**flow/config.mk**
```make
export PLATFORM = sky130hd
export DESIGN_NAME = fpm
export DESIGN_NICKNAME = fpm
export VERILOG_FILES = /design/flow/design.v
export SDC_FILE = /design/flow/constraint.sdc
export NUM_CORES = 4
export LEC_CHECK = 0
export ABC_AREA = 0
export CAP_MARGIN = 20
export CORE_MARGIN = 2
export CORE_UTILIZATION = 72
export CTS_CLUSTER_SIZE = 74
export PLACE_DENSITY_LB_ADDON = 0.0
export SETUP_SLACK_MARGIN = 0.98
export SLEW_MARGIN = 20
```
**flow/constraint.sdc**
```tcl
create_clock -name core_clock -period 3.3 [get_ports {clk}]
set_input_delay 0.6600 -clock core_clock [delete_from_list [all_inputs] [get_ports {clk}]]
set_output_delay 0.6600 -clock core_clock [all_outputs]
set_load 0.01 [all_outputs]
```
**flow/design.v**
```verilog
module fullAdder (a,b,cin,sum,ca); 
input a,b,cin;
output sum,ca;
assign sum = a ^ b ^ cin; 
assign ca= (a&b) | (a&cin) |(cin&b) ; 
endmodule
module fourBitAdder(a,b,cin,sum,ca);
input[3:0] a,b;
input [3:0]cin;
output [3:0] sum;
output [3:0]ca;
fullAdder FA_0(a[0],b[0],cin[0],sum[0],ca[0]);
fullAdder FA_1(a[1],b[1],cin[1],sum[1],ca[1]);
fullAdder FA_2(a[2],b[2],cin[2],sum[2],ca[2]);
fullAdder FA_3(a[3],b[3],cin[3],sum[3],ca[3]);
endmodule
module sixtBitAdder(a,b,cin,sum,ca);
input[15:0] a,b;
input [15:0]cin;
output[15:0] sum;
output [15:0]ca;
fourBitAdder FA_0(a[3:0],b[3:0],cin[3:0],sum[3:0],ca[3:0]);
fourBitAdder FA_1(a[7:4],b[7:4],cin[7:4],sum[7:4],ca[7:4]);
fourBitAdder FA_2(a[11:8],b[11:8],cin[11:8],sum[11:8],ca[11:8]);
fourBitAdder FA_3(a[15:12],b[15:12],cin[15:12],sum[15:12],ca[15:12]);
endmodule
module thirtBitAdder(a,b,cin,sum,ca);
input[31:0] a,b;
input [31:0]cin;
output[31:0] sum;
output [31:0]ca;
sixtBitAdder FA_0(a[15:0],b[15:0],cin[15:0],sum[15:0],ca[15:0]);
sixtBitAdder FA_1(a[31:16],b[31:16],cin[31:16],sum[31:16],ca[31:16]);
endmodule
module sixtyBitAdder(a,b,cin,sum,ca);
input [64:0] a,b;
input [64:0]cin;
output[64:0] sum;
output [64:0]ca;
assign ca[0]=1'b0;
assign sum[64:48]=17'b0;               
assign ca[64:49]=16'b0;
thirtBitAdder FA_0(a[31:0],b[31:0],cin[31:0],sum[31:0],ca[32:1]);
sixtBitAdder FA_1(a[47:32],b[47:32],cin[47:32],sum[47:32],ca[48:33]);
endmodule
module three_fa(sum,ca,a);
input [8:0][64:0]a;
output [2:0][64:0]sum,ca;
sixtyBitAdder a_0(a[0],a[1],a[2],sum[0],ca[0]);
sixtyBitAdder a_1(a[3],a[4],a[5],sum[1],ca[1]);
sixtyBitAdder a_2(a[6],a[7],a[8],sum[2],ca[2]);
endmodule
module three_fam(sum,ca,s,c);
input [4:0][64:0]s;
input [3:0][64:0]c;
output  [2:0][64:0]sum,ca;
sixtyBitAdder a_0(s[0],s[1],c[0],sum[0],ca[0]);
sixtyBitAdder a_1(c[1],s[2],c[2],sum[1],ca[1]);
sixtyBitAdder a_2(s[3],s[4],c[3],sum[2],ca[2]);
endmodule
module ppg(c,a,b);
input[31:0] a,b;
output reg[31:0][64:0] c;
reg [64:0] pp;
integer i,j;
always@(*)
begin
for(i=0;i<32;i+=1)
begin
pp=65'h0000_0000_0000_0000;
for(j=0;j<32;j+=1)
begin
pp[j+i]= a[j] & b[i];
end
c[i]=pp;
end
end
endmodule
module dff_lvl_1 (input [31:0][64:0]d,input [32:1]a2,input [32:1]b2,input [9:1]exp_c,input sign_c,input rst,input clk,output reg [31:0][64:0] q,output reg [74:1] comb);  
    always@(posedge clk )  
       if (!rst)  
       begin
          q <= 0;
          comb <= 0;
       end
       else  
       begin
          q <= d;
          comb[32:1] <= a2;
          comb[64:33] <= b2;
          comb[73:65] <= exp_c;
          comb[74] <= sign_c;  
       end
endmodule  
module dff_lvl_2 (input [9:0][64:0]d1,input [9:0][64:0]d2,input [74:1] comb,input rst,input clk,output reg [9:0][64:0] q1,output reg [9:0][64:0] q2,output reg [74:1] comb1);  
    always@(posedge clk )  
       if (!rst)  
       begin
          q1 <= 0; 
          q2 <= 0;
          comb1<=0; 
       end
       else  
       begin
          q1 <= d1;  
          q2 <= d2;
          comb1<=comb;
       end
endmodule  
module dff_lvl_3 (input [6:0][64:0]d1,input [6:0][64:0]d2,input [74:1] comb,input rst,input clk,output reg [6:0][64:0] q1,output reg [6:0][64:0] q2,output reg [74:1] comb1);  
    always@(posedge clk )  
       if (!rst)  
       begin
          q1 <= 0; 
          q2 <= 0; 
          comb1<=0; 
       end
       else  
       begin
          q1 <= d1;  
          q2 <= d2;
          comb1<=comb;
       end
endmodule  
module dff_lvl_4 (input [4:0][64:0]d1,input [4:0][64:0]d2,input [74:1] comb,input rst,input clk,output reg [4:0][64:0] q1,output reg [4:0][64:0] q2,output reg [74:1] comb1);  
    always@(posedge clk )  
       if (!rst)  
       begin
          q1 <= 0; 
          q2 <= 0; 
          comb1<=0; 
       end
       else  
       begin
          q1 <= d1;  
          q2 <= d2;
          comb1<=comb;
       end
endmodule  
module dff_lvl_5 (input [2:0][64:0]d1,input [2:0][64:0]d2,input [74:1] comb,input rst,input clk,output reg [2:0][64:0] q1,output reg [2:0][64:0] q2,output reg [74:1] comb1);  
    always@(posedge clk )  
       if (!rst)  
       begin
          q1 <= 0; 
          q2 <= 0; 
          comb1<=0; 
       end
       else  
       begin
          q1 <= d1;  
          q2 <= d2;
          comb1<=comb;
       end
endmodule  
module dff_lvl_6 (input [1:0][64:0]d1,input [1:0][64:0]d2,input [74:1] comb,input rst,input clk,output reg [1:0][64:0] q1,output reg [1:0][64:0] q2,output reg [74:1] comb1);  
    always@(posedge clk )  
       if (!rst)  
       begin
          q1 <= 0; 
          q2 <= 0; 
          comb1<=0; 
       end
       else  
       begin
          q1 <= d1;  
          q2 <= d2;
          comb1<=comb;
       end
endmodule  
module dff_lvl_7 (input [64:0]d1,input [64:0]d2,input [74:1] comb,input rst,input clk,output reg [64:0] q1,output reg [64:0] q2,output reg [74:1] comb1);  
    always@(posedge clk )  
       if (!rst)  
       begin
          q1 <= 0; 
          q2 <= 0;
          comb1<=0;  
       end
       else  
       begin
          q1 <= d1;  
          q2 <= d2;
          comb1<=comb;
       end
endmodule  
module kpga(x,ai,bi);
input ai,bi;
output reg[7:0] x;
always @(ai or bi)
if(ai==bi)
begin
if(ai==0)
x="k";
else
x="g";
end
else
x="p";
endmodule
module kpgga(x,ai,bi);
input [7:0] ai,bi;
output [7:0][7:0]x;
kpga kpg_0(x[0],ai[0],bi[0]);
kpga kpg_1(x[1],ai[1],bi[1]);
kpga kpg_2(x[2],ai[2],bi[2]);
kpga kpg_3(x[3],ai[3],bi[3]);
kpga kpg_4(x[4],ai[4],bi[4]);
kpga kpg_5(x[5],ai[5],bi[5]);
kpga kpg_6(x[6],ai[6],bi[6]);
kpga kpg_7(x[7],ai[7],bi[7]);
endmodule
module lvl #(parameter K=0) (y,x);
input [47:0][7:0]x;
output reg [47:0][7:0] y ;
integer i;
always@(*)
begin 
for(i=0;i<48;i=i+1)
begin
y[i]=x[i];
end 
for(i=47;(i-2**K)>=0;i=i-1)
begin 
if(y[i]=="k") 
begin
y[i]="k";
end 
else if(y[i]=="p")  
begin
if(y[i-2**K]=="k")
y[i]="k";
else if(y[i-2**K]=="p")
y[i]="p";
else
y[i]="g";
end
else  
begin
y[i]="g";
end 
end 
end 
endmodule
module dff_lvl (input [47:0][7:0]d,input [74:1] comb,input rst,input clk,output reg [47:0][7:0] q,output reg[47:0] wire1,output reg[47:0] wire2,input [47:0]a,input [47:0]b,output reg [74:1] comb1);  
    always@(posedge clk )  
       if (!rst)  
       begin
          q <= 0;
          wire1<=0;
          wire2<=0;  
          comb1<=0;
       end
       else  
       begin
          q <= d;  
          wire1<=a;
          wire2<=b;
          comb1<=comb;
       end
endmodule  
module dff (input [47:0]a,input [47:0]b,input [74:1] comb,input rst,input clk,output reg [47:0] c,output reg [47:0] d,output reg [74:1] comb1);  
    always @ (posedge clk )  
    begin
       if (!rst)  
       begin
         c <= 0; 
         d <= 0; 
         comb1<=0;
       end
       else  
       begin
          c <= a;
          d <= b;
          comb1<=comb;  
       end
    end
endmodule  
module ppca(y,x,comb,rst,clk,a,b,c,d,combn);
input [47:0][7:0]x;
input [47:0] a,b;
input [74:1] comb;
wire [47:0][7:0]reg1,reg2,reg3,reg4,reg5,reg6;
wire[47:0] wire6,wire7,wire8,wire9,wire10,wire11,wire12,wire13,wire14,wire15,wire16,wire17;
output  [47:0][7:0] y ;
output [47:0] c,d;
output [74:1] combn;
wire  [47:0][7:0] wire1,wire2,wire3,wire4,wire5,wire18 ;
wire [74:1] comb1,comb2,comb3,comb4,comb5,comb6;
input rst,clk;
dff_lvl c1(x,comb,rst,clk,reg1,wire6,wire7,a,b,comb1);  
lvl #(0) m1(wire1,reg1);
dff_lvl c2(wire1,comb1,rst,clk,reg2,wire8,wire9,wire6,wire7,comb2);  
lvl #(1) m2(wire2,reg2);
dff_lvl c3(wire2,comb2,rst,clk,reg3,wire10,wire11,wire8,wire9,comb3);  
lvl #(2) m3(wire3,reg3);
dff_lvl c4(wire3,comb3,rst,clk,reg4,wire12,wire13,wire10,wire11,comb4);  
lvl #(3) m4(wire4,reg4);
dff_lvl c5(wire4,comb4,rst,clk,reg5,wire14,wire15,wire12,wire13,comb5);  
lvl #(4) m5(wire5,reg5);
dff_lvl c6(wire5,comb5,rst,clk,reg6,wire16,wire17,wire14,wire15,comb6);  
lvl #(5) m6(wire18,reg6);
dff_lvl c7(wire18,comb6,rst,clk,y,c,d,wire16,wire17,combn);  
endmodule
module addera(si,a,b,xin,comb,clk,rst,comb2);
input [47:0] a,b;
input[7:0] xin;
wire [48:0][7:0]x;
integer i;
input clk,rst;
input [74:1] comb;
wire [47:0] c,d,e,f;
wire [47:0][7:0] y ;
  output reg[47:0] si;
wire [74:1] comb1;
output [74:1] comb2;
dff m1(a,b,comb,rst,clk,c,d,comb1);   
kpgga kpg_0(x[8:1],c[7:0],d[7:0]);
kpgga kpg_1(x[16:9],c[15:8],d[15:8]);
kpgga kpg_2(x[24:17],c[23:16],d[23:16]);
kpgga kpg_3(x[32:25],c[31:24],d[31:24]);
kpgga kpg_4(x[40:33],c[39:32],d[39:32]);
kpgga kpg_5(x[48:41],c[47:40],d[47:40]);
assign x[0]=xin;
ppca ppc_0(y[47:0],x[47:0],comb1,rst,clk,c,d,e,f,comb2);
always@(*)
begin
for(i=0;i<48;i=i+1)
begin
if(y[i]=="k")
si[i]=(e[i]^f[i])^0;
else
si[i]=(e[i]^f[i])^1;
end
end
endmodule
module wallace(c,a,b,a2,b2,exp_c,sign_c,clk,rst,a3,b3,exp_c3,sign_c3);
input [32:0] a,b;
output[64:0] c;
input [32:1] a2,b2;
output [32:1] a3,b3;
input sign_c;
output sign_c3;
input [9:1]exp_c;
output [9:1]exp_c3;
wire [74:1] comb1,comb2,comb3,comb4,comb5,comb6,comb7,comb8,comb9,comb10;
wire [7:0]xin;
input clk,rst;
assign xin="k";
wire [31:0][64:0] pp;
wire [31:0][64:0] pp_c;
ppg ppg_0(pp_c,a[31:0],b[31:0]);
dff_lvl_1 m1(pp_c,a2,b2,exp_c,sign_c,rst,clk,pp,comb1);  
wire  [9:0][64:0] sum_c,ca_c,sum,ca;
three_fa a_0(sum_c[2:0],ca_c[2:0],pp[8:0]);
three_fa a_1(sum_c[5:3],ca_c[5:3],pp[17:9]);
three_fa a_2(sum_c[8:6],ca_c[8:6],pp[26:18]);
sixtyBitAdder a_3(pp[27],pp[28],pp[29],sum_c[9],ca_c[9]);
dff_lvl_2 m2(sum_c,ca_c,comb1,rst,clk,sum,ca,comb2);  
wire [6:0][64:0] sum2_c,ca2_c,sum2,ca2;
three_fam a_4(sum2_c[2:0],ca2_c[2:0],sum[4:0],ca[3:0]);
three_fam a_5(sum2_c[5:3],ca2_c[5:3],ca[8:4],sum[8:5]);
sixtyBitAdder a_6(sum[9],ca[9],pp[30],sum2_c[6],ca2_c[6]);
dff_lvl_3 m3(sum2_c,ca2_c,comb2,rst,clk,sum2,ca2,comb3);  
wire [4:0][64:0] sum3_c,ca3_c,sum3,ca3;
three_fam a_7(sum3_c[2:0],ca3_c[2:0],sum2[4:0],ca2[3:0]);
sixtyBitAdder a_8(sum2[5],ca2[4],ca2[5],sum3_c[3],ca3_c[3]);
sixtyBitAdder a_9(sum2[6],ca2[6],pp[31],sum3_c[4],ca3_c[4]);
dff_lvl_4 m4(sum3_c,ca3_c,comb3,rst,clk,sum3,ca3,comb4);  
wire [2:0][64:0] sum4_c,ca4_c,sum4,ca4;
three_fam a_10(sum4_c[2:0],ca4_c[2:0],sum3[4:0],ca3[3:0]);
dff_lvl_5 m5(sum4_c,ca4_c,comb4,rst,clk,sum4,ca4,comb5);  
wire [1:0][64:0] sum5_c,ca5_c,sum5,ca5;
sixtyBitAdder a_11(sum4[0],sum4[1],ca4[0],sum5_c[0],ca5_c[0]);
sixtyBitAdder a_12(sum4[2],ca4[1],ca4[2],sum5_c[1],ca5_c[1]);
dff_lvl_6 m6(sum5_c,ca5_c,comb5,rst,clk,sum5,ca5,comb6);  
wire [64:0] sum6_c,ca6_c,sum6,ca6;
sixtyBitAdder a_13(sum5[0],sum5[1],ca5[0],sum6_c,ca6_c);
dff_lvl_7 m7(sum6_c,ca6_c,comb6,rst,clk,sum6,ca6,comb7);  
wire [64:0] sum7_c,ca7_c,sum7,ca7;
reg [64:0] ca5_d;                   
always@(posedge clk)
    if (!rst)
        ca5_d <= 0;
    else
        ca5_d <= ca5[1];
sixtyBitAdder a_14(sum6,ca5_d,ca6,sum7_c,ca7_c);
dff_lvl_7 m8(sum7_c,ca7_c,comb7,rst,clk,sum7,ca7,comb8);  
wire [64:0] sum8_c,ca8_c,sum8,ca8;
sixtyBitAdder a_15(sum7,ca3[4],ca7,sum8_c,ca8_c);
dff_lvl_7 m9(sum8_c,ca8_c,comb8,rst,clk,sum8,ca8,comb9); 
addera a_16(c[47:0],sum8[47:0],ca8[47:0],xin,comb9,clk,rst,comb10);
assign a3=comb10[32:1];
assign b3=comb10[64:33];
assign exp_c3=comb10[73:65];
assign sign_c3=comb10[74];
assign c[64:48]=0;                   
endmodule
module getval(
    input [32:1] a,
    input [32:1] b,
    output reg [32:1] man_a,
    output reg [32:1] man_b,
    output reg [8:1] exp_a,
    output reg [8:1] exp_b,
    output reg sign_a,
    output reg sign_b
);
always@(*)begin
    man_a={32'b0};
    man_b={32'b0};
    man_a [23:1] = a[23:1];
    man_b [23:1] = b[23:1];
    exp_a =a[31:24];
    exp_b =b[31:24];
    sign_a =a[32];
    sign_b =b[32];
    man_a[24]=1'b1;  
    man_b[24]=1'b1;  
    end
endmodule
module mux21(input [9:1] exp_c,input [32:1] a,input [32:1] b,output [9:1] exp_cs);
wire [9:1]exp_c2,sel;
wire s;
assign exp_c2=9'b1111_1111_1;
wire [9:1]t1,t2,t3;
assign s=((exp_c>255) ||(a[31:24]==255) ||(b[31:24]==255) );
assign sel={8{s}};
assign t1=exp_c2 & sel;
assign t2=exp_c & (~sel);
assign t3=t1|t2;
assign exp_cs=t3;
endmodule
module mux22(input ch,input [9:1]exp_c,output [9:1] exp_cs);
assign exp_cs=exp_c+ch;
endmodule
module mux23(input [65:1] man_c,input [32:1] a,input [32:1] b,output [65:1] man_cs);
wire [65:1]t1,t2,t3,t4,t5,t6,sel,sel2,man_c2,man_c3;
wire s,s2;
assign s=(a[23:1]!=0 || b[23:1]!=0);
assign sel={65{s}};
assign man_c2=65'h0000_0010_0000_0000;
assign man_c3={65{1'b0}};
assign t1=sel &man_c2;
assign t2=man_c3 & (~sel);
assign t3=t1|t2;
assign s2=( ((a[31:24]==255 && a[23:1]!=0) || (b[31:24]==255 && b[23:1]!=0)) || ((a[31:24]==255 && a[23:1]==0) || (b[31:24]==255 && b[23:1]==0)) );
assign sel2={65{s2}};
assign t4=sel2 & t3;
assign t5=man_c &(~sel2);
assign t6=t4 | t5;
assign man_cs=t6;
endmodule
module mux24(input ch,input [65:1] man_cs,input [9:1]exp_cs,input [32:1] a,input [32:1] b,output [31:1] c);
wire [65:1]t1,t2,t3,sel,man_c2,man_c3;
reg [65:1] t7;
wire s;
assign s=(a[31:1]==0 || b[31:1]==0);
assign sel={65{s}};
assign man_c2=man_cs;
assign man_c3={65{1'b0}};
assign t1=man_c3 & sel;
assign t2=man_c2 & (~sel);
assign t3=t1|t2;
wire [9:1] t4,t5,t6,sel2,exp_c2,exp_c3;
assign sel2={9{s}};
assign exp_c2={9{1'b0}};
assign exp_c3=exp_cs;
assign t4= exp_c2 & sel2;
assign t5= exp_c3 & (~sel2);
assign t6=t4|t5;
always@(*)
if(ch==1'b1)
t7[47:25]=t3[47:25];
else
t7[47:25]=t3[46:24];
assign c[23:1]=t7[47:25];
assign c[31:24] =t6[8:1];
endmodule
module dff_lvl_p2 (input [31:0]a1,input [31:0]a2,input [32:0]d1,input [32:0]d2,input [7:0]d3,input [7:0]d4,input d5,input d6,input rst,input clk,output reg [31:0] b1,output reg [31:0] b2,output reg [32:0] q1,output reg [32:0] q2,output reg [7:0] q3,output reg [7:0] q4,output reg q5,output reg q6);  
     always@(posedge clk )  
       if (!rst)  
       begin
          q1 <= 0;
          q2 <= 0;
          q3 <= 0;
          q4 <= 0;
          q5 <= 0;
          q6 <= 0;
          b1 <= 0;
          b2 <= 0; 
       end
       else  
       begin
          q1 <= d1;
          q2 <= d2;
          q3 <= d3;
          q4 <= d4;
          q5 <= d5;
          q6 <= d6;
          b1 <= a1;
          b2 <= a2;  
       end
endmodule  
module dff_lvl_p1 (input [32:1]a,input [32:1]b,input rst,input clk,output reg [31:0] c,output reg [31:0] d);  
    always@(posedge clk )  
       if (!rst)  
       begin
          c <= 0; 
          d <= 0; 
       end
       else  
       begin
          c <= a;  
          d <= b;
       end
endmodule 
module dff_lvl_p3 (input a,input [8:1]b,input [32:1]c,input rst,input clk,output reg [31:0] q);  
    always@(posedge clk )  
       if (!rst)  
       begin
          q <= 0; 
       end
       else  
       begin
          q[31]<=a;
          q[30:23]<=b;
          q[22:0]<=c[23:1];
       end
endmodule  
module fpm(
    input [32:1] a,
    input [32:1] b,
    input clk,
    input rst,
    input in_valid,
    output  [32:1] c,
    output out_valid
    );
wire [33:1] w_MAN_a,w_MAN_a2;         
wire [33:1] w_MAN_b,w_MAN_b2;         
wire [8:1] exp_a,exp_b,exp_a2,exp_b2;        
wire [32:1] a1,b1,a2,b2,a3,b3;      
wire sign_a,sign_b,sign_a2,sign_b2;          
reg sign_c;
wire sign_c3;                                
reg [9:1] r_EXP_c;
wire [9:1] w_EXP_c3;                         
wire [9:1] w_EXP_cs;
wire [9:1] w_EXP_cs2;
wire [65:1] w_MAN_c;                         
wire [65:1] w_MAN_cs;
assign w_MAN_a[33]=1'b0;
assign w_MAN_b[33]=1'b0;
reg [19:1] r_VALID;
always@(posedge clk)
    if (!rst)
        r_VALID <= 0;
    else
        r_VALID <= {r_VALID[18:1],in_valid};
assign out_valid=r_VALID[19];
dff_lvl_p1 p1(a,b,rst,clk,a1,b1);
getval m0(a1,b1,w_MAN_a[32:1],w_MAN_b[32:1],exp_a,exp_b,sign_a,sign_b);           
dff_lvl_p2 p2(a1,b1,w_MAN_a,w_MAN_b,exp_a,exp_b,sign_a,sign_b,rst,clk,a2,b2,w_MAN_a2,w_MAN_b2,exp_a2,exp_b2,sign_a2,sign_b2);
always@(*)
begin
    sign_c=sign_a2^sign_b2;
    r_EXP_c=exp_a2+exp_b2-127;
end
wallace m1(w_MAN_c,w_MAN_a2,w_MAN_b2,a2,b2,r_EXP_c,sign_c,clk,rst ,a3,b3,w_EXP_c3,sign_c3 );                                              
    mux22 m2(w_MAN_c[48],w_EXP_c3,w_EXP_cs);             
    mux21 m3(w_EXP_cs,a3,b3,w_EXP_cs2);                  
    mux23 m4(w_MAN_c,a3,b3,w_MAN_cs);                    
    mux24 m5(w_MAN_c[48],w_MAN_cs,w_EXP_cs2,a3,b3,c[31:1]);    
assign c[32]=sign_c3;
endmodule
```
**flow/run.sh**
```bash
#!/bin/bash
# the make line also repeats each setting of config.mk as NAME=value (left out here)
make -C /OpenROAD-flow-scripts/flow DESIGN_CONFIG=/design/flow/config.mk WORK_HOME=/design/flow/orfs CLKGATE_MAP_FILE= finish
```
==> run summary, run 1 <==
yosys + openroad results -> Syn Area/Cell=11.7 um^2, pwr dens=661 nW/um^2, Top cell area share=0.641, H-tree level count=5, Root Driver=clkbuf_16, die width=468 um, CP Max Fanout=6, Die Area=219000 um^2, r2r worst-path depth=8, Longest Clk Path Bufs=4, Most Used Layer, Global Route=met2, ys cells=13.2k, Clk pwr share=0.454, crit-path cells=nor4_4 -> buf_4 -> nand4_1 -> buf_4 -> or4_4 -> nand3_4 -> buf_6 -> buf_6 -> a211oi_2 -> buf_2, Hold Buf Count CTS=0, worst-skew pair later-pin latency=1000 ps, Pleak=76.8 nW, kind of critical path=reg2out, EDFF count, synth=0, # rows=170, Area Growth Syn to Fin=12.6%, Compound Share, Synth=0.0190, vias in the first global route=87.4k, register share after synthesis=0.641, Cells after Synth=13.2k, required time of the critical path=2640 ps, RSZ-0062 raised after global routing=true, Final Hold Viols=0, Critical Path Slowest Stage Cell=or4_4, Netlist cell types=61, synthesized area=155000 um^2, # setup viols final=31, most frequent cell after synthesis=dfxtp_1, Tightest Pin Transition=1130 ps, Slew Limit Headroom=0.244, number of warnings in the stage logs=70, Flop pwr share=0.528, Overflow after GRT=0, DPL Wire Length=178000 um, top_reg_cell synth=dfxtp_1, YS chip area=155000 um^2, I/O Buffers=99, max incr delay on CP=460 ps, post-DR vias/cell=5.22, # nets final=14.0k, core utilization at floorplan=0.724, Wirelength per Cell=17.6 um, asr flop ratio synth=0, origin of the worst setup path=m1.a_16.ppc_0.c7.comb1[22]$_SDFF_PN0_, vias post-DR=85.9k, critical path depth=10, CP Launch Type=register, Ys Warns=24, reg2reg end=m1.a_16.ppc_0.c5.q[242]$_SDFF_PP0_, Sw Ratio=0.201, Sum Neg Setup Slack=-19610 ps, yosys xor share=0.00581, Ports=100, worst setup margin=-669 ps, post-layout min period=3970 ps, P_sw=23.2 mW, hold path endpoint=m1.a_16.ppc_0.c2.q[115]$_SDFF_PN0_, Internal=92.2 mW, post-synth top area cell=dfxtp_1, Num CTS Buffers=459, internal reg-to-reg setup slack=1000 ps, worst r2r src=m1.a_16.ppc_0.c1.q[374]$_SDFF_PN0_, First-pass DRT Iterations=7, largest net degree at the start of global routing=255, combinational power share=0.018, placer congestion estimate=0.866, top cells, area=dfxtp_1, and2_1, fa_1, first-pass GRT wire length=460000 um, dominant kind of combinational cell=simple AND/OR/NAND/NOR gates, Min-Delay Path Class=in2reg, DR iter-0 viols=5208, met3 Track Usage GR=0.0363, FMAX=0.252 GHz, Setup crit end kind=output port, Seq power=60.9 mW, core area=214000 um^2, hold path startpoint=rst, VDD IR max=0.621 mV, Clock transition at path regs=60 ps, Comb power=2.10 mW, Residual DRC=0, fin. max-slew vios=0, Hold Path Depth=2, final worst path period share=1.20, Sink Count=4959, Fail Reasons=negative setup slack, Die Y=468 um, Top pwr grp=registers, Critical Path End=c[21], Crit path max-delay family=simple AND/OR/NAND/NOR gates, Total Routing Usage GR=0.264, mux cell area share after synthesis=0.0000646, CP bufs+invs=5, WHS=145 ps, GR Layer Usage met2=0.444, top cells by count, synth=dfxtp_1, and2_1, and3_1, clkbuf_1, nor2_1, initial antenna violation count=14, adder share=0.0796, Detail Route Antenna Nets=0, met1 Use GR=0.354, Synth flops=4959, worst clock skew=54.4 ps, clock group power=52.4 mW, Post-Synth Simple-Gate Area=0.236, outcome=finished with violations, CP arrival=3310 ps, DRT Wirelength=290000 um, Max Cap Viol=0, CTS tree=done
-- per-stage QoR --
stage	power, mW	setup slack (ps)	instance area, um^2	std cells	utilization
finish	115	-669	174000	16500	0.815
global route	119	-768	174000	16500	0.815
floorplan	63.4	441	155000	13200	-
CTS	116	-715	174000	16400	0.813
global placement	64.1	-121	159000	15600	0.740
detailed placement	64.2	-197	159000	15600	0.740
-- area by class of cell --
cell class / count / area [um^2]
repair buffers: 266 / 2830
well taps: 2838 / 3550
multi-input cells: 7487 / 53200
fillers: 12100 / 39700
clock inverters: 159 / 1840
diodes: 8 / 20.0
flip-flops and latches: 4959 / 99300
inverters: 77 / 297
clock buffers: 668 / 13400
-- timing repair --
item | in CTS | in global routing
pin swaps | 6 | 11
gates cloned | 7 | 2
gates resized | 161 | 35
buffers inserted | 8 | 17
setup endpoints to repair | 273 | 46
-- layer usage --
metal | routed length (um) | share of wire | vias up
li1 | - | - | 42100
met1 | 129000 | 0.45 | 41400
met2 | 139000 | 0.48 | 1808
met3 | 13200 | 0.046 | 579
met4 | 8660 | 0.030 | 2
met5 | 13 | 0.000045 | -
==> run 2, diff against run 1 <==
- ABC_AREA: 0 -> 1
- CAP_MARGIN: 20 -> 5
- CELL_PAD_IN_SITES_DETAIL_PLACEMENT: unset -> 1
- CORE_ASPECT_RATIO: unset -> 1.92
- CORE_MARGIN: 2 -> 8
- CORE_UTILIZATION: 72 -> 35
- CTS_CLUSTER_SIZE: 74 -> unset
- GPL_ROUTABILITY_DRIVEN: unset -> 0
- GPL_TIMING_DRIVEN: unset -> 0
- HOLD_SLACK_MARGIN: unset -> 0.08
- PLACE_DENSITY_LB_ADDON: 0.0 -> unset
- SETUP_SLACK_MARGIN: 0.98 -> unset
- TNS_END_PERCENT: unset -> 55
- clock period: 3.3 -> 7.22 ns (I/O delays scaled with it)
==> run 2 against run 1 <==
  * Now clean on timing, DRC and antenna
  * Critical path type unchanged
  * Cell area is 4.7% higher
  * First-iteration DRC count is 15% lower
  * Sequential share of layout area is 2.6 points lower
  * Cell count is 47% higher
==> run summary, run 2 <==
yosys + openroad results -> outcome=no timing/DRC/antenna violations, post-layout min period=6060 ps, dominant kind of combinational cell=simple AND/OR/NAND/NOR gates, Root Driver=clkbuf_16, Clock transition at path regs=60 ps, vias post-DR=107k, die width=503 um, Netlist cell types=48, CP Launch Type=register, Compound Share, Synth=0.0122, Crit path max-delay family=simple AND/OR/NAND/NOR gates, max incr delay on CP=490 ps, Area Growth Syn to Fin=14.5%, Synth flops=4959, Hold Buf Count CTS=0, fin. max-slew vios=0, hold path startpoint=m1.m3.comb1[20]$_SDFF_PN0_, adder share=0.0773, mux cell area share after synthesis=0, H-tree level count=5, synthesized area=160000 um^2, # setup viols final=0, r2r worst-path depth=8, clock group power=23.6 mW, top cells by count, synth=dfxtp_1, inv_1, nand2_1, nor2_1, fa_1, Detail Route Antenna Nets=0, Cells after Synth=17.3k, Post-Synth Simple-Gate Area=0.171, number of warnings in the stage logs=26, CP bufs+invs=5, EDFF count, synth=0, # rows=343, Pleak=102 nW, worst-skew pair later-pin latency=970 ps, initial antenna violation count=32, Critical Path End=c[26], hold path endpoint=m1.m4.comb1[20]$_SDFF_PN0_, most frequent cell after synthesis=dfxtp_1, vias in the first global route=119k, critical path depth=16, First-pass DRT Iterations=5, Clk pwr share=0.446, PostCTS Resize Cnt=0, Overall Power=52.9 mW, Hold Path Depth=2, required time of the critical path=5780 ps, Min-Delay Path Class=reg2reg, final worst path period share=0.840, Critical Path Slowest Stage Cell=clkdlybuf4s50_1, Setup crit end kind=output port, Top cell area share=0.622, CP arrival=4620 ps, yosys xor share=0.00444, Internal=41.3 mW, YS chip area=160000 um^2, Top pwr grp=registers, top cells, area=dfxtp_1, inv_1, nand2_1, worst clock skew=57.5 ps, Slew Limit Headroom=0.135, Sw Ratio=0.219, internal reg-to-reg setup slack=3970 ps, post-layout util=0.402, Comb power=1.49 mW, Overflow after GRT=0, Sum Neg Setup Slack=0 ps, combinational power share=0.028, worst setup margin=1160 ps, CP Max Fanout=10, pwr dens=289 nW/um^2, Longest Clk Path Bufs=4, asr flop ratio synth=0, VDD IR max=0.197 mV, register share after synthesis=0.622, Ports=100, Flop pwr share=0.526, I/O Buffers=99, Seq power=27.8 mW, Syn Area/Cell=9.20 um^2, Wirelength per Cell=21.2 um, FMAX=0.165 GHz, CTS tree=done, core area=454000 um^2, Tightest Pin Transition=1300 ps, DPL Wire Length=387000 um, P_sw=11.6 mW, most used cell, CP=nand2_1, DR iter-0 viols=4410, Die Y=951 um, Die Area=479000 um^2, post-DR vias/cell=4.40, kind of critical path=reg2out, worst r2r src=m1.a_16.ppc_0.c1.q[374]$_SDFF_PN0_, Final Hold Viols=0, core utilization at floorplan=0.351, Max Cap Viol=0, ys cells=17.3k, largest net degree at the start of global routing=18, RSZ-0062 raised after global routing=false, post-synth top area cell=dfxtp_1, # nets final=18.6k, Residual DRC=0, Total Routing Usage GR=0.210, Post-CTS Setup Inserts=0, crit-path cells=buf_4 -> inv_4 -> nor2_1 -> nand2_1 -> xor2_2 -> buf_2 -> ha_1 -> ha_1 -> nand2_1 -> nor3b_1 -> nand3_1 -> nand2_1 -> nand3_1 -> o21ai_0 -> inv_1 -> clkdlybuf4s50_1, origin of the worst setup path=m1.a_16.ppc_0.c1.q[374]$_SDFF_PN0_, pre-CTS setup slack=2000 ps, top_reg_cell synth=dfxtp_1, first-pass GRT wire length=746000 um, reg2reg end=m1.a_16.ppc_0.c5.q[90]$_SDFF_PP0_, Sink Count=4959, Num CTS Buffers=418, DRT Wirelength=513000 um, Ys Warns=24
[run 2: stage by stage]
| step | hold WS (ps) | instance area (um^2) | std cells |
|---|---|---|---|
| 2_1_floorplan | 390 | 160000 | 17300 |
| 3_3_place_gp | 397 | 168000 | 23500 |
| 3_5_place_dp | 398 | 168000 | 23500 |
| 4_1_cts | 366 | 183000 | 24200 |
| 5_1_grt | 399 | 183000 | 24300 |
| 6_report | 363 | 183000 | 24300 |
[run 2: layout make-up]
type                    count  area [um^2]
fillers                 52400       271000
clock inverters           177         2300
inverters                4050        15200
well taps                6037         7550
multi-input cells        7714        42300
plain buffers             614         2850
diodes                     40          100
flip-flops and latches   4959        99300
repair buffers            103         1070
clock buffers             579        12000
[run 2: routing by layer]
layer / vias to the layer above / part of all wire / global-route usage
li1: 50800 / - / -
met1: 51500 / 0.31 / 0.183
met2: 2619 / 0.53 / 0.403
met3: 1742 / 0.037 / 0.0300
met4: 6 / 0.12 / 0.201
met5: - / 0.000068 / 0
==> run 3, diff against run 2 <==
- CAP_MARGIN: 5 -> 0
- CELL_PAD_IN_SITES_DETAIL_PLACEMENT: 1 -> unset
- CORE_ASPECT_RATIO: 1.92 -> unset
- CORE_MARGIN: 8 -> 2
- CORE_UTILIZATION: 35 -> 72
- CTS_CLUSTER_DIAMETER: unset -> 105
- GPL_TIMING_DRIVEN: 0 -> unset
- HOLD_SLACK_MARGIN: 0.08 -> -0.09
- SLEW_MARGIN: 20 -> 40
- TNS_END_PERCENT: 55 -> unset
- clock period: 7.22 -> 3.07 ns (I/O delays scaled with it)
==> run 3 against run 2 <==
  * The layout now fails its checks (negative setup slack)
  * Cell area down 1.1%
  * First-iteration DRC count up 41%
  * Via count down 8.2%
  * Cell count down 14%
  * Non-clock buffer count down 264
  * Sequential share of layout area up 0.60 points
  * Global-route usage up 6.5 points
  * Synthesized cell count unchanged
  * Flip-flop count unchanged
  * Synthesized area unchanged
  * Register-to-register slack worse by 3700 ps
  * Critical path depth down 1
==> run summary, run 3 <==
yosys + openroad results -> Clk pwr share=0.455, H-tree level count=5, Internal=99.7 mW, Die Y=475 um, EDFF count, synth=0, first-pass GRT wire length=493000 um, Sink Count=4959, Syn Area/Cell=9.20 um^2, initial antenna violation count=9, worst r2r src=m1.a_16.ppc_0.c1.q[374]$_SDFF_PN0_, worst clock skew=52.2 ps, critical path depth=15, register share after synthesis=0.622, Fail Reasons=negative setup slack, Top cell area share=0.622, RSZ-0062 raised after global routing=true, Flop pwr share=0.523, Die Area=225000 um^2, Slew Limit Headroom=0.425, max incr delay on CP=370 ps, Crit path max-delay family=simple AND/OR/NAND/NOR gates, r2r worst-path depth=13, First-pass DRT Iterations=6, hold path startpoint=rst, Wirelength per Cell=14.7 um, pwr dens=691 nW/um^2, Seq power=65.3 mW, # setup viols final=30, Total Routing Usage GR=0.275, DPL Wire Length=200000 um, internal reg-to-reg setup slack=300 ps, synthesized area=160000 um^2, top_reg_cell synth=dfxtp_1, Tightest Pin Transition=856 ps, post-layout min period=3710 ps, crit-path cells=inv_6 -> nor2_4 -> nand2_4 -> xor2_4 -> ha_4 -> ha_4 -> nand2_4 -> nor3b_2 -> nand3_1 -> nand2_2 -> nand3_4 -> buf_6 -> o21ai_1 -> inv_1 -> buf_2, Compound Share, Synth=0.0122, # nets final=18.4k, Residual DRC=0, Num CTS Buffers=463, worst setup margin=-640 ps, Pleak=103 nW, die width=475 um, DR iter-0 viols=6231, Hold Path Depth=3, Area Growth Syn to Fin=13.3%, Detail Route Antenna Nets=0, # rows=172, Root Driver=clkbuf_16, reg2reg end=m1.a_16.ppc_0.c5.q[67]$_SDFF_PN0_, FMAX=0.270 GHz, Post-Synth Simple-Gate Area=0.171, number of warnings in the stage logs=42, Overall Power=125 mW, YS chip area=160000 um^2, required time of the critical path=2460 ps, Critical Path Slowest Stage Cell=dfxtp_4, clock group power=56.9 mW, fin. max-slew vios=0, dominant kind of combinational cell=simple AND/OR/NAND/NOR gates, pre-CTS setup slack=-125 ps, mux cell area share after synthesis=0, Cells after Synth=17.3k, VDD IR max=0.579 mV, CP Max Fanout=7, worst-skew pair later-pin latency=990 ps, Setup crit end kind=output port, CTS tree=done, core area=220000 um^2, Overflow after GRT=0, Min-Delay Path Class=in2reg, hold path endpoint=m1.a_16.ppc_0.c6.q[75]$_SDFF_PN0_, Longest Clk Path Bufs=4, origin of the worst setup path=m1.a_16.ppc_0.c1.q[374]$_SDFF_PN0_, asr flop ratio synth=0, combinational power share=0.021, final worst path period share=1.21, vias in the first global route=96.1k, post-DR vias/cell=4.67, Sw Ratio=0.201, vias post-DR=97.9k, outcome=finished with violations, Ports=100, Critical Path End=c[25], WHS=40.8 ps, kind of critical path=reg2out, ys cells=17.3k, post-synth top area cell=dfxtp_1, Top pwr grp=registers, CP bufs+invs=4, DRT Wirelength=308000 um, Ys Warns=24, Synth flops=4959, core utilization at floorplan=0.725, CP Launch Type=register, largest net degree at the start of global routing=172, Max Cap Viol=0, Comb power=2.65 mW, yosys xor share=0.00444, Netlist cell types=48, P_sw=25.1 mW, Clock transition at path regs=60 ps, CP arrival=3100 ps, Final Hold Viols=0, I/O Buffers=99, top cells by count, synth=dfxtp_1, inv_1, nand2_1, nor2_1, fa_1, top cells, area=dfxtp_1, inv_1, nand2_1, adder share=0.0773, most frequent cell after synthesis=dfxtp_1
## run 3: per-layer routing
| metal | vias up | part of all wire | global-route usage |
|---|---|---|---|
| met5 | - | 0.000026 | 0 |
| met4 | 2 | 0.037 | 0.106 |
| met3 | 681 | 0.046 | 0.0359 |
| met2 | 2028 | 0.47 | 0.459 |
| met1 | 44800 | 0.45 | 0.367 |
| li1 | 50500 | - | - |
## run 3: cell type report
cell class / instances / area [um^2]
flip-flops and latches: 4959 / 99300
clock inverters: 117 / 1580
repair inverters: 1 / 8.76
inverters: 4050 / 15200
fillers: 13400 / 39200
clock buffers: 701 / 13900
well taps: 2958 / 3700
repair buffers: 453 / 4340
diodes: 6 / 15.0
multi-input cells: 7714 / 42700
## run 3: metrics by stage
step	cell area (um^2)	TNS [ps]	cells	utilization
floorplan	160000	0	17300	-
global placement	164000	-225	20100	0.748
detailed placement	164000	-677	20100	0.748
CTS	180000	-8090	20900	0.820
global route	181000	-10930	21000	0.822
finish	181000	-7490	21000	0.822
## run 3: what timing repair did
| item | in CTS | in global routing |
|---|---|---|
| pin swaps | 27 | 46 |
| gates resized | 202 | 76 |
| hold buffers | 0 | 0 |
| endpoints found under the setup margin | 31 | 31 |
| cloned | 3 | 1 |
| setup buffers | 22 | 19 |
==> run 4, diff against run 3 <==
- ABC_AREA: 1 -> unset
- CAP_MARGIN: 0 -> 20
- CORE_UTILIZATION: 72 -> 68
- CTS_CLUSTER_DIAMETER: 105 -> unset
- GPL_ROUTABILITY_DRIVEN: 0 -> unset
- HOLD_SLACK_MARGIN: -0.09 -> unset
- SLEW_MARGIN: 40 -> 20
- clock period: 3.07 -> 3.3 ns (I/O delays scaled with it)
==> run 4 against run 3 <==
  * Largest power group unchanged
  * The layout still fails its checks (negative setup slack)
  * Cell area decreased by 3.4%
  * Sequential share of layout area increased by 2.0 points
  * Flip-flop count unchanged
  * Synthesized cell count decreased by 24%
  * Sequential power decreased by 6.7%
  * Critical path type unchanged
  * Count of clock-buffer cells in the layout decreased by 35
  * Worst setup slack got worse by 46 ps
==> run summary, run 4 <==
yosys + openroad results -> adder share=0.0796, Setup crit end kind=output port, Overflow after GRT=0, Wirelength per Cell=16.8 um, Detail Route Antenna Nets=0, Slew Limit Headroom=0.233, kind of critical path=reg2out, FF/Latch Area=99300 um^2, origin of the worst setup path=m1.a_16.ppc_0.c7.comb1[40]$_SDFF_PN0_, Area Growth Syn to Fin=12.6%, DRT Wirelength=280000 um, VDD IR max=0.611 mV, core area=227000 um^2, Seq power=60.9 mW, worst setup margin=-685 ps, outcome=finished with violations, Sw Ratio=0.198, combinational power share=0.017, logic area=52900 um^2, CP arrival=3330 ps, Tightest Pin Transition=1150 ps, Fillers=14.5k, die width=481 um, Compound Share, Synth=0.0190, first-pass GRT wire length=447000 um, register share after synthesis=0.641, Top cell area share=0.641, top_reg_cell synth=dfxtp_1, Post-Synth Simple-Gate Area=0.236, met3 wire len=11500 um, pre-CTS setup slack=-222 ps, Final Hold Viols=0, Pleak=76.8 nW, top cells, area=dfxtp_1, and2_1, fa_1, crit-path cells=nor4_4 -> buf_4 -> nand4_1 -> buf_4 -> or4_4 -> nand3_4 -> buf_6 -> buf_6 -> a211oi_1 -> buf_2, synthesized area=155000 um^2, number of warnings in the stage logs=79, r2r worst-path depth=7, EDFF count, synth=0, worst r2r src=m1.a_16.ppc_0.c1.q[374]$_SDFF_PN0_, Ys Warns=24, placer congestion estimate=0.861, reg2reg end=m1.a_16.ppc_0.c4.q[130]$_SDFF_PP0_, internal reg-to-reg setup slack=580 ps, DR top layer=met4, Top pwr grp=registers, DPL Wire Length=176000 um, Netlist cell types=61, asr flop ratio synth=0, clock group power=54.2 mW, Ports=100, Syn Area/Cell=11.7 um^2, Critical Path Slowest Stage Cell=or4_4, post-DR vias/cell=5.08, Internal=93.9 mW, Crit path max-delay family=simple AND/OR/NAND/NOR gates, required time of the critical path=2640 ps, vias post-DR=84.5k, FMAX=0.251 GHz, post-synth top area cell=dfxtp_1, Max Cap Viol=0, I/O Buffers=99, Root Driver=clkbuf_16, Cells after Synth=13.2k, critical path depth=10, CTS tree=done, DR iter-0 viols=4896, Total Routing Usage GR=0.241, P_sw=23.2 mW, ys cells=13.2k, hold path endpoint=m1.a_16.ppc_0.c2.q[115]$_SDFF_PN0_, Flop pwr share=0.520, fin. max-slew vios=0, Hold Path Depth=2, most frequent cell after synthesis=dfxtp_1, Hold Buf Count CTS=0, CP Launch Type=register, First-pass DRT Iterations=7, vias in the first global route=84.8k, largest net degree at the start of global routing=257, Sink Count=4959, CP Max Fanout=6, # setup viols final=31, post-layout util=0.768, core utilization at floorplan=0.683, dominant kind of combinational cell=simple AND/OR/NAND/NOR gates, Comb power=1.94 mW, pwr dens=671 nW/um^2, mux cell area share after synthesis=0.0000646, worst-skew pair later-pin latency=970 ps, Die Y=481 um, max incr delay on CP=480 ps, top cells by count, synth=dfxtp_1, and2_1, and3_1, clkbuf_1, nor2_1, H-tree level count=5, initial antenna violation count=18, # nets final=14.0k, hold path startpoint=rst, YS chip area=155000 um^2, Longest Clk Path Bufs=4, yosys xor share=0.00581, Clock transition at path regs=60 ps, Synth flops=4959, Clk pwr share=0.463, Min-Delay Path Class=in2reg, met2 wire length=130000 um, CP bufs+invs=5, final worst path period share=1.21, Critical Path End=c[15], M1 WL=129000 um, Fail Reasons=negative setup slack, Num CTS Buffers=467, RSZ-0062 raised after global routing=true, worst clock skew=76.2 ps, Die Area=232000 um^2, Residual DRC=0, post-layout min period=3990 ps, # rows=175
## run 4: metal layers
layer | GRT usage | vias to the layer above
met3 | 0.0339 | 563
met4 | 0.0833 | 0
met5 | 0 | -
met1 | 0.331 | 40400
met2 | 0.393 | 1527
li1 | - | 42000
## run 4: what timing repair did
action | CTS | global route
setup endpoints to repair | 31 | 31
gates resized | 150 | 9
buffers inserted | 9 | 1
pin swaps | 7 | 2
## run 4: stage by stage
stage | cell area (um^2) | TNS, ps | power [mW] | hold WS, ps | std cells
global placement | 158000 | -5120 | 64.1 | 400 | 15800
floorplan | 155000 | 0 | 63.4 | 393 | 13200
global route | 174000 | -20710 | 121 | 149 | 16600
finish | 174000 | -18760 | 117 | 190 | 16600
detailed placement | 158000 | -5020 | 64.2 | 408 | 15800
CTS | 174000 | -19130 | 118 | 141 | 16600
## run 4: layout make-up
cell class | count | share of cell area
Sequential cell | 4959 | 0.569
Clock inverter | 174 | 0.0127
Tap cell | 3009 | 0.0216
Inverter | 77 | 0.00170
Antenna cell | 12 | 0.000172
Multi-Input combinational cell | 7487 | 0.303
Timing Repair Buffer | 229 | 0.0124
Clock buffer | 666 | 0.0789
==> run 5, diff against run 4 <==
- CORE_UTILIZATION: 68 -> 14
- clock period: 3.3 -> 5.85 ns (I/O delays scaled with it)
==> run 5 against run 4 <==
  * Now clean on timing, DRC and antenna
  * Utilization decreased by 60 points
  * Critical path type unchanged
  * Worst setup slack improved by 1100 ps
  * Synthesized area unchanged
  * Clock power decreased by 43%
  * Flip-flop count unchanged
  * Die area increased to 4.8 times the previous value
  * First-iteration DRC count decreased by 13%
  * Cell area increased by 8.2%
==> run summary, run 5 <==
yosys + openroad results -> outcome=no timing/DRC/antenna violations, fin. max-slew vios=0, Critical Path Slowest Stage Cell=or4_1, YS chip area=155000 um^2, worst-skew pair later-pin latency=1020 ps, largest net degree at the start of global routing=316, vias in the first global route=84.4k, non-filler cells, final=28.3k, DR iter-0 viols=4263, Internal=52.4 mW, register share after synthesis=0.641, Wirelength per Cell=10.8 um, adder share=0.0796, Longest Clk Path Bufs=4, post-layout min period=5410 ps, FMAX=0.185 GHz, H-tree level count=5, initial antenna violation count=49, clock group power=30.8 mW, Seq power=34.3 mW, Num CTS Buffers=476, max incr delay on CP=920 ps, Residual DRC=0, First-pass DRT Iterations=8, required time of the critical path=4680 ps, die width=1060 um, most frequent cell after synthesis=dfxtp_1, Compound Share, Synth=0.0190, worst r2r src=m1.a_16.ppc_0.c1.q[374]$_SDFF_PN0_, first-pass GRT wire length=477000 um, PostCTS Resize Cnt=0, synthesized area=155000 um^2, Post-Synth Simple-Gate Area=0.236, Total Routing Usage GR=0.0528, Max Cap Viol=0, Area Growth Syn to Fin=21.9%, placer congestion estimate=0.764, Critical Path End=c[7], Overflow after GRT=0, worst clock skew=101 ps, Root Driver=clkbuf_16, Clk pwr share=0.465, Pleak=76.4 nW, core utilization at floorplan=0.140, pwr dens=351 nW/um^2, Hold Buf Count CTS=0, Post-CTS Setup Inserts=0, I/O Buffers=99, hold path startpoint=m1.a_16.ppc_0.c4.wire1[35]$_SDFF_PN0_, crit-path cells=nor4_1 -> buf_4 -> nand4_1 -> or4_1 -> nand3_2 -> and3b_1 -> clkdlybuf4s50_1, DRT Wirelength=306000 um, final worst path period share=0.924, post-DR vias/cell=2.96, CP Max Fanout=23, mux cell area share after synthesis=0.0000646, CP arrival=4240 ps, Ys Warns=24, Final Hold Viols=0, ys cells=13.2k, Flop pwr share=0.518, Syn Area/Cell=11.7 um^2, dominant kind of combinational cell=simple AND/OR/NAND/NOR gates, # rows=386, RSZ-0062 raised after global routing=false, Overall Power=66.3 mW, Hold Path Depth=1, Setup crit end kind=output port, Ports=100, Cells after Synth=13.2k, CTS tree=done, Netlist cell types=61, Die Area=1120000 um^2, CP Launch Type=register, Top pwr grp=registers, EDFF count, synth=0, combinational power share=0.017, Clock transition at path regs=60 ps, Die Y=1060 um, CP bufs+invs=2, Fillers=121k, WHS=359 ps, r2r worst-path depth=7, number of warnings in the stage logs=147, asr flop ratio synth=0, top cells, area=dfxtp_1, and2_1, fa_1, Comb power=1.15 mW, design area=189000 um^2, VDD IR max=0.295 mV, Min-Delay Path Class=reg2reg, Sum Neg Setup Slack=0 ps, Tightest Pin Transition=1250 ps, Crit path max-delay family=simple AND/OR/NAND/NOR gates, Synth flops=4959, top cells by count, synth=dfxtp_1, and2_1, and3_1, clkbuf_1, nor2_1, critical path depth=7, # setup viols final=0, core area=1100000 um^2, Detail Route Antenna Nets=0, P_sw=13.9 mW, internal reg-to-reg setup slack=2500 ps, Sink Count=4959, Top cell area share=0.641, origin of the worst setup path=m1.a_16.ppc_0.c7.comb1[40]$_SDFF_PN0_, yosys xor share=0.00581, post-synth top area cell=dfxtp_1, reg2reg end=m1.a_16.ppc_0.c4.q[362]$_SDFF_PP0_, placement-stage cell area=173000 um^2, vias post-DR=83.8k, hold path endpoint=m1.a_16.ppc_0.c5.wire1[35]$_SDFF_PN0_, Slew Limit Headroom=0.168, kind of critical path=reg2out, # nets final=13.9k, Placed Cells=27.4k, Sw Ratio=0.209, DPL Wire Length=197000 um, top_reg_cell synth=dfxtp_1
[run 5: area by class of cell]
| type | count | area (um^2) | share of cell area |
|---|---|---|---|
| antenna | 24 | 60.1 | 0.000318 |
| clock buffer | 701 | 14100 | 0.0745 |
| clock inverter | 169 | 2030 | 0.0107 |
| inverter | 77 | 297 | 0.00157 |
| multi-input combinational | 7487 | 52800 | 0.280 |
| sequential | 4959 | 99300 | 0.526 |
| tap | 14700 | 18400 | 0.0977 |
| timing repair buffer | 179 | 1840 | 0.00972 |
[run 5: through the flow]
stage,worst slack [ps],utilization
after CTS,298,0.171
final,444,0.171
after detailed placement,1360,0.156
after floorplan,2130,-
after global routing,270,0.171
after global placement,1190,0.156
[run 5: metal layers]
layer	up-vias	track usage	wire length [um]
met3	530	0.00786	12300
met1	40000	0.0737	153000
met2	1259	0.0845	133000
met4	2	0.0148	7910
met5	-	0	13
li1	42000	-	-
==> run 6, diff against run 5 <==
- CORE_UTILIZATION: 14 -> 72
- CTS_CLUSTER_DIAMETER: unset -> 391
- SETUP_SLACK_MARGIN: unset -> -0.3
- clock period: 5.85 -> 3.05 ns (I/O delays scaled with it)
==> run 6 against run 5 <==
  * The layout now fails its checks (negative setup slack)
  * Die area fell by 80%
  * Synthesized cell count did not move
  * Routed wire length fell by 5.9%
  * Largest power group unchanged
  * Highest routed layer unchanged
==> run summary, run 6 <==
yosys + openroad results -> outcome=finished with violations, Fail Reasons=negative setup slack, synthesized area=155000 um^2, top cells, area=dfxtp_1, and2_1, fa_1, worst r2r src=m1.a_16.ppc_0.c1.q[374]$_SDFF_PN0_, Flop pwr share=0.524, First-pass DRT Iterations=6, top_reg_cell synth=dfxtp_1, Seq power=65.9 mW, dominant kind of combinational cell=simple AND/OR/NAND/NOR gates, top cells by count, synth=dfxtp_1, and2_1, and3_1, clkbuf_1, nor2_1, Comb power=2.20 mW, EDFF count, synth=0, Top cell area share=0.641, adder share=0.0796, # rows=170, # setup viols final=31, fin. max-slew vios=0, CP Max Fanout=6, placer congestion estimate=0.863, YS chip area=155000 um^2, post-synth top area cell=dfxtp_1, VDD IR max=0.723 mV, vias post-DR=85.4k, Overflow after GRT=0, RSZ-0062 raised after global routing=true, pwr dens=721 nW/um^2, pre-CTS setup slack=-421 ps, Residual DRC=0, Critical Path End=c[9], initial antenna violation count=21, DRT Wirelength=287000 um, Num CTS Buffers=459, post-layout min period=3630 ps, final worst path period share=1.19, # nets final=14.0k, origin of the worst setup path=m1.a_16.ppc_0.c7.comb1[13]$_SDFF_PN0_, asr flop ratio synth=0, Ys Warns=24, clock group power=57.7 mW, r2r worst-path depth=7, worst-skew pair later-pin latency=970 ps, ys cells=13.2k, core area=214000 um^2, vias in the first global route=87.5k, Sink Count=4959, Final Hold Viols=0, hold path endpoint=m1.a_16.ppc_0.c3.q[99]$_SDFF_PN0_, number of warnings in the stage logs=85, I/O Buffers=99, Total Routing Usage GR=0.263, Longest Clk Path Bufs=4, crit-path cells=or4_4 -> or4_4 -> nand3_4 -> buf_6 -> buf_12 -> buf_12 -> a211oi_1 -> buf_2, combinational power share=0.018, Crit path max-delay family=simple AND/OR/NAND/NOR gates, yosys xor share=0.00581, post-DR vias/cell=5.18, Clock transition at path regs=60 ps, Ports=100, Root Driver=clkbuf_16, required time of the critical path=2440 ps, reg2reg end=m1.a_16.ppc_0.c2.q[378]$_SDFF_PP0_, most frequent cell after synthesis=dfxtp_1, H-tree level count=5, Max Cap Viol=0, Slew Limit Headroom=0.208, post-layout util=0.815, largest net degree at the start of global routing=313, CP arrival=3020 ps, Clk pwr share=0.459, Sw Ratio=0.198, P_sw=24.9 mW, Top pwr grp=registers, Area Growth Syn to Fin=12.6%, DR iter-0 viols=4912, hold path startpoint=rst, core utilization at floorplan=0.724, Critical Path Slowest Stage Cell=or4_4, Internal=101 mW, Hold Buf Count CTS=0, Compound Share, Synth=0.0190, register share after synthesis=0.641, Die Area=219000 um^2, die width=468 um, worst setup margin=-576 ps, critical path depth=8, Syn Area/Cell=11.7 um^2, Min-Delay Path Class=in2reg, Detail Route Antenna Nets=0, DPL Wire Length=180000 um, Wirelength per Cell=17.4 um, worst clock skew=51.6 ps, max incr delay on CP=600 ps, CP Launch Type=register, CTS tree=done, mux cell area share after synthesis=0.0000646, Netlist cell types=61, Post-Synth Simple-Gate Area=0.236, kind of critical path=reg2out, internal reg-to-reg setup slack=280 ps, first-pass GRT wire length=457000 um, Cells after Synth=13.2k, FMAX=0.276 GHz, Synth flops=4959, Pleak=76.9 nW, Setup crit end kind=output port, CP bufs+invs=4, Hold Path Depth=2, Tightest Pin Transition=1190 ps, Die Y=468 um
## run 6: per-layer routing
metal	vias to the layer above	track usage	wire, um
met5	-	0	27
met4	4	0.0867	8460
met3	567	0.0368	12200
met2	1609	0.441	138000
met1	41100	0.352	129000
li1	42100	-	-
## run 6: what timing repair did
| action | CTS | global route |
|---|---|---|
| setup endpoints to repair | 31 | 31 |
| buffers inserted | 13 | 4 |
| pin swaps | 12 | 13 |
| gates resized | 165 | 6 |
| cloned | 1 | 0 |
## run 6: final cells by class
cell class,instances,area [um^2]
Timing Repair Buffer,289,2710
Tap cell,2838,3550
Clock buffer,655,13300
Inverter,77,297
Sequential cell,4959,99300
Fill cell,12100,39700
Multi-Input combinational cell,7488,53000
Antenna cell,13,32.5
Clock inverter,165,2250
## run 6: through the flow
step                      area [um^2]  setup TNS, ps  instances  hold WS (ps)  total power [mW]
after floorplan                155000           -809      13200           393              68.6
after global placement         159000          -8790      15600           403              69.4
after detailed placement       159000         -11520      15600           410              69.5
after CTS                      174000         -17540      16500          70.7               127
after global routing           174000         -18700      16500           107               130
final                          175000         -14560      16500           113               126
==> run 7, diff against run 6 <==
- CORE_UTILIZATION: 72 -> 54
- CTS_CLUSTER_DIAMETER: 391 -> unset
- SETUP_SLACK_MARGIN: -0.3 -> unset
- clock period: 3.05 -> 4.8 ns (I/O delays scaled with it)
==> run 7 against run 6 <==
  * The run now finishes clean
  * Routed wire length is 1.7% lower
  * Register-to-register slack better by 1100 ps
  * Clock skew is 13 ps lower
  * Largest power group unchanged
  * Count of clock-buffer cells in the layout is 54 higher
  * Sequential power is 36% lower
  * Total power is 36% lower
  * Synthesized cell count stayed put
  * First-iteration DRC count is 9.1% lower
  * Combinational power is about 40% lower
  * Cell count is 5.3% higher
==> run summary, run 7 <==
yosys + openroad results -> outcome=no timing/DRC/antenna violations, YS chip area=155000 um^2, hold path startpoint=m1.a_16.ppc_0.c5.wire1[41]$_SDFF_PN0_, Clock transition at path regs=60 ps, worst setup margin=230 ps, Seq power=41.9 mW, Ports=100, reg2reg end=m1.a_16.ppc_0.c4.q[203]$_SDFF_PN0_, DPL Wire Length=179000 um, EDFF count, synth=0, register share after synthesis=0.641, P_sw=16.4 mW, placement-stage cell area=159000 um^2, r2r worst-path depth=7, top cells by count, synth=dfxtp_1, and2_1, and3_1, clkbuf_1, nor2_1, Synth flops=4959, DRT Wirelength=283000 um, Final Hold Viols=0, CP Launch Type=register, Max Cap Viol=0, fin. max-slew vios=0, Hold Buf Count CTS=0, Overflow after GRT=0, synthesized area=155000 um^2, CP bufs+invs=2, most frequent cell after synthesis=dfxtp_1, pre-CTS setup slack=651 ps, First-pass DRT Iterations=5, Pleak=76.5 nW, Slew Limit Headroom=0.255, Tightest Pin Transition=1120 ps, post-layout min period=4570 ps, Sum Neg Setup Slack=0 ps, Num CTS Buffers=472, FMAX=0.219 GHz, yosys xor share=0.00581, Min-Delay Path Class=reg2reg, dominant kind of combinational cell=simple AND/OR/NAND/NOR gates, asr flop ratio synth=0, max incr delay on CP=540 ps, first-pass GRT wire length=452000 um, Top cell area share=0.641, required time of the critical path=3840 ps, mux cell area share after synthesis=0.0000646, number of warnings in the stage logs=75, largest net degree at the start of global routing=330, I/O Buffers=99, Detail Route Antenna Nets=0, Ys Warns=24, Sw Ratio=0.203, Syn Area/Cell=11.7 um^2, design area=175000 um^2, Netlist cell types=61, RSZ-0062 raised after global routing=false, vias post-DR=83.3k, pwr dens=460 nW/um^2, top_reg_cell synth=dfxtp_1, crit-path cells=nand3b_1 -> xnor2_4 -> inv_1 -> ha_1 -> ha_1 -> nand3_1 -> xor2_2 -> a31oi_1 -> clkdlybuf4s50_1, worst r2r src=m1.a_16.ppc_0.c1.q[374]$_SDFF_PN0_, final worst path period share=0.952, Critical Path Slowest Stage Cell=clkdlybuf4s50_1, Compound Share, Synth=0.0190, worst-skew pair later-pin latency=950 ps, CP arrival=3610 ps, Internal=64.3 mW, worst clock skew=38.6 ps, initial antenna violation count=24, Critical Path End=c[27], Root Driver=clkbuf_16, Setup crit end kind=output port, Clk pwr share=0.464, VDD IR max=0.343 mV, hold path endpoint=m1.a_16.ppc_0.c6.wire1[41]$_SDFF_PN0_, kind of critical path=reg2out, Total Routing Usage GR=0.192, Cells after Synth=13.2k, combinational power share=0.016, Longest Clk Path Bufs=4, Hold Path Depth=1, Top pwr grp=registers, post-DR vias/cell=4.80, CP Max Fanout=8, Residual DRC=0, placer congestion estimate=0.832, origin of the worst setup path=m1.a_16.ppc_0.c7.q[378]$_SDFF_PP0_, Crit path max-delay family=buffers and inverters, Flop pwr share=0.519, # nets final=13.9k, Wirelength per Cell=16.3 um, die width=540 um, CTS tree=done, Area Growth Syn to Fin=13.0%, DR iter-0 viols=4464, core area=285000 um^2, Die Area=291000 um^2, Sink Count=4959, internal reg-to-reg setup slack=1330 ps, most used cell, CP=ha_1, post-synth top area cell=dfxtp_1, Post-Synth Simple-Gate Area=0.236, top cells, area=dfxtp_1, and2_1, fa_1, Comb power=1.32 mW, H-tree level count=5, # rows=196, core utilization at floorplan=0.543, clock group power=37.4 mW, critical path depth=9, Die Y=540 um, # setup viols final=0, ys cells=13.2k, vias in the first global route=83.5k, adder share=0.0796
## run 7: layer usage
layer,up-vias,routed length (um),track usage
li1,41900,-,-
met1,39700,140000,0.275
met2,1158,126000,0.304
met3,434,10600,0.0272
met4,0,6530,0.0538
met5,-,0,0
## run 7: what timing repair did
item,4_1_cts,5_1_grt
gates resized,5,0
setup endpoints to repair,31,3
gates cloned,1,0
buffers inserted,3,2
pin swaps,2,1
## run 7: final cells by class
cell class	instances	area, um^2
Tap cell	3762	4710
Sequential cell	4959	99300
Clock inverter	164	1990
Antenna cell	8	20.0
Timing Repair Buffer	183	1850
Inverter	77	297
Multi-Input combinational cell	7488	52900
Fill cell	22800	110000
Clock buffer	709	14100
## run 7: per-stage QoR
step | power (mW) | util | hold WS, ps | cells
after global placement | 44.1 | 0.557 | 400 | 16500
after CTS | 81.6 | 0.614 | 410 | 17300
after floorplan | 43.6 | - | 393 | 13200
final | 80.6 | 0.614 | 407 | 17400
after detailed placement | 44.1 | 0.557 | 405 | 16500
after global routing | 83.5 | 0.614 | 425 | 17300
==> run 8, diff against run 7 <==
- ABC_AREA: unset -> 0
- CAP_MARGIN: 20 -> 5
- CELL_PAD_IN_SITES_DETAIL_PLACEMENT: unset -> 1
- CORE_ASPECT_RATIO: unset -> 1.92
- CORE_MARGIN: 2 -> 8
- CORE_UTILIZATION: 54 -> 35
- GPL_ROUTABILITY_DRIVEN: unset -> 0
- GPL_TIMING_DRIVEN: unset -> 1
- HOLD_SLACK_MARGIN: unset -> 0.08
- TNS_END_PERCENT: unset -> 55
- clock period: 4.8 -> 6.36 ns (I/O delays scaled with it)
==> run 8 against run 7 <==
  * Cell count increased by 11%
  * Sequential power decreased by 24%
  * Die area increased by 60%
  * Global-route usage decreased by 5.5 points
  * Largest power group unchanged
  * Utilization decreased by 22 points
  * Via count increased by 2.5%
  * Non-clock buffer count decreased by 31
  * Count of clock-buffer cells in the layout decreased by 94
  * Routed wire length increased by 15%
  * Largest cell class unchanged
  * Combinational power decreased by 29%
  * Critical path depth increased by 1
==> run summary, run 8 <==
yosys + openroad results -> top cells by count, synth=dfxtp_1, and2_1, and3_1, clkbuf_1, nor2_1, initial antenna violation count=20, EDFF count, synth=0, yosys xor share=0.00581, Clk pwr share=0.446, final worst path period share=0.810, fin. max-slew vios=0, core area=441000 um^2, Top pwr grp=registers, Hold Buf Count CTS=0, vias post-DR=85.4k, Overflow after GRT=0, core utilization at floorplan=0.351, Comb power=939 uW, Max Cap Viol=0, DPL Wire Length=209000 um, WHS=387 ps, reg2reg end=m1.a_16.ppc_0.c4.q[130]$_SDFF_PP0_, Post-CTS Setup Inserts=0, # setup viols final=0, CP bufs+invs=3, Critical Path Slowest Stage Cell=clkdlybuf4s50_1, P_sw=12.2 mW, Tightest Pin Transition=1190 ps, worst clock skew=86.5 ps, largest net degree at the start of global routing=314, Final Hold Viols=0, synthesized area=155000 um^2, die width=496 um, Sw Ratio=0.208, mux cell area share after synthesis=0.0000646, clock group power=26.3 mW, Slew Limit Headroom=0.208, # rows=338, post-layout min period=5150 ps, met1 Use GR=0.139, Detail Route Antenna Nets=0, post-synth top area cell=dfxtp_1, register share after synthesis=0.641, r2r worst-path depth=7, CTS tree=done, combinational power share=0.016, asr flop ratio synth=0, most frequent cell after synthesis=dfxtp_1, dominant kind of combinational cell=simple AND/OR/NAND/NOR gates, pwr dens=335 nW/um^2, Most Used Layer, Global Route=met2, worst-skew pair later-pin latency=960 ps, worst r2r src=m1.a_16.ppc_0.c1.q[374]$_SDFF_PN0_, hold path endpoint=m1.m3.comb1[37]$_SDFF_PN0_, Sink Count=4959, Synth flops=4959, H-tree level count=5, Flop pwr share=0.538, post-DR vias/cell=4.44, Crit path max-delay family=buffers and inverters, crit-path cells=xor2_1 -> xnor2_2 -> buf_4 -> inv_1 -> ha_1 -> ha_1 -> nand3_1 -> xor2_1 -> a31oi_1 -> clkdlybuf4s50_1, RSZ-0062 raised after global routing=false, required time of the critical path=5090 ps, Clock transition at path regs=60 ps, ys cells=13.2k, Cells after Synth=13.2k, origin of the worst setup path=m1.a_16.ppc_0.c7.wire1[47]$_SDFF_PN0_, Internal=46.7 mW, CP Max Fanout=24, Post-Synth Simple-Gate Area=0.236, max incr delay on CP=520 ps, Sum Neg Setup Slack=0 ps, internal reg-to-reg setup slack=3060 ps, Syn Area/Cell=11.7 um^2, DRT Wirelength=326000 um, # nets final=13.9k, vias in the first global route=92.4k, Residual DRC=0, YS chip area=155000 um^2, Area Growth Syn to Fin=13.4%, hold path startpoint=m1.m2.comb1[37]$_SDFF_PN0_, Ys Warns=24, Pleak=75.4 nW, Die Y=938 um, PostCTS Resize Cnt=0, FMAX=0.194 GHz, First-pass DRT Iterations=5, Die Area=466000 um^2, Seq power=31.7 mW, top cells, area=dfxtp_1, and2_1, fa_1, CP Launch Type=register, top_reg_cell synth=dfxtp_1, DR iter-0 viols=3226, Longest Clk Path Bufs=4, critical path depth=10, outcome=no timing/DRC/antenna violations, Hold Path Depth=1, Num CTS Buffers=427, Top cell area share=0.641, number of warnings in the stage logs=126, Netlist cell types=61, kind of critical path=reg2out, Total Routing Usage GR=0.137, VDD IR max=0.220 mV, Root Driver=clkbuf_16, GR Layer Usage met2=0.273, Setup crit end kind=output port, Ports=100, Overall Power=58.9 mW, I/O Buffers=99, Critical Path End=c[30], Wirelength per Cell=16.9 um, adder share=0.0796, Compound Share, Synth=0.0190, met3 Track Usage GR=0.0175, CP arrival=3880 ps, Min-Delay Path Class=reg2reg, first-pass GRT wire length=507000 um
-- run 8: cell type report --
class                           instances  area (um^2)
Antenna cell                           12         30.0
Clock buffer                          615        12500
Tap cell                             5780         7230
Clock inverter                        154         1830
Sequential cell                      4959        99300
Timing Repair Buffer                  152         1630
Multi-Input combinational cell       7487        52800
Fill cell                           46700       265000
Inverter                               77          297
-- run 8: per-stage QoR --
| step | setup slack, ps | cell area [um^2] | instances | utilization |
|---|---|---|---|---|
| detailed placement | 2210 | 161000 | 18500 | 0.366 |
| CTS | 1090 | 176000 | 19200 | 0.398 |
| floorplan | 2540 | 155000 | 13200 | - |
| global route | 908 | 176000 | 19200 | 0.398 |
| global placement | 2050 | 161000 | 18500 | 0.366 |
| finish | 1210 | 176000 | 19200 | 0.398 |
-- run 8: routing by layer --
| metal | vias to the layer above | part of all wire |
|---|---|---|
| met2 | 1040 | 0.55 |
| met4 | 0 | 0.048 |
| met1 | 42000 | 0.37 |
| met5 | - | 0 |
| li1 | 41700 | - |
| met3 | 703 | 0.028 |
Power is estimated from default activity; no workload was simulated.
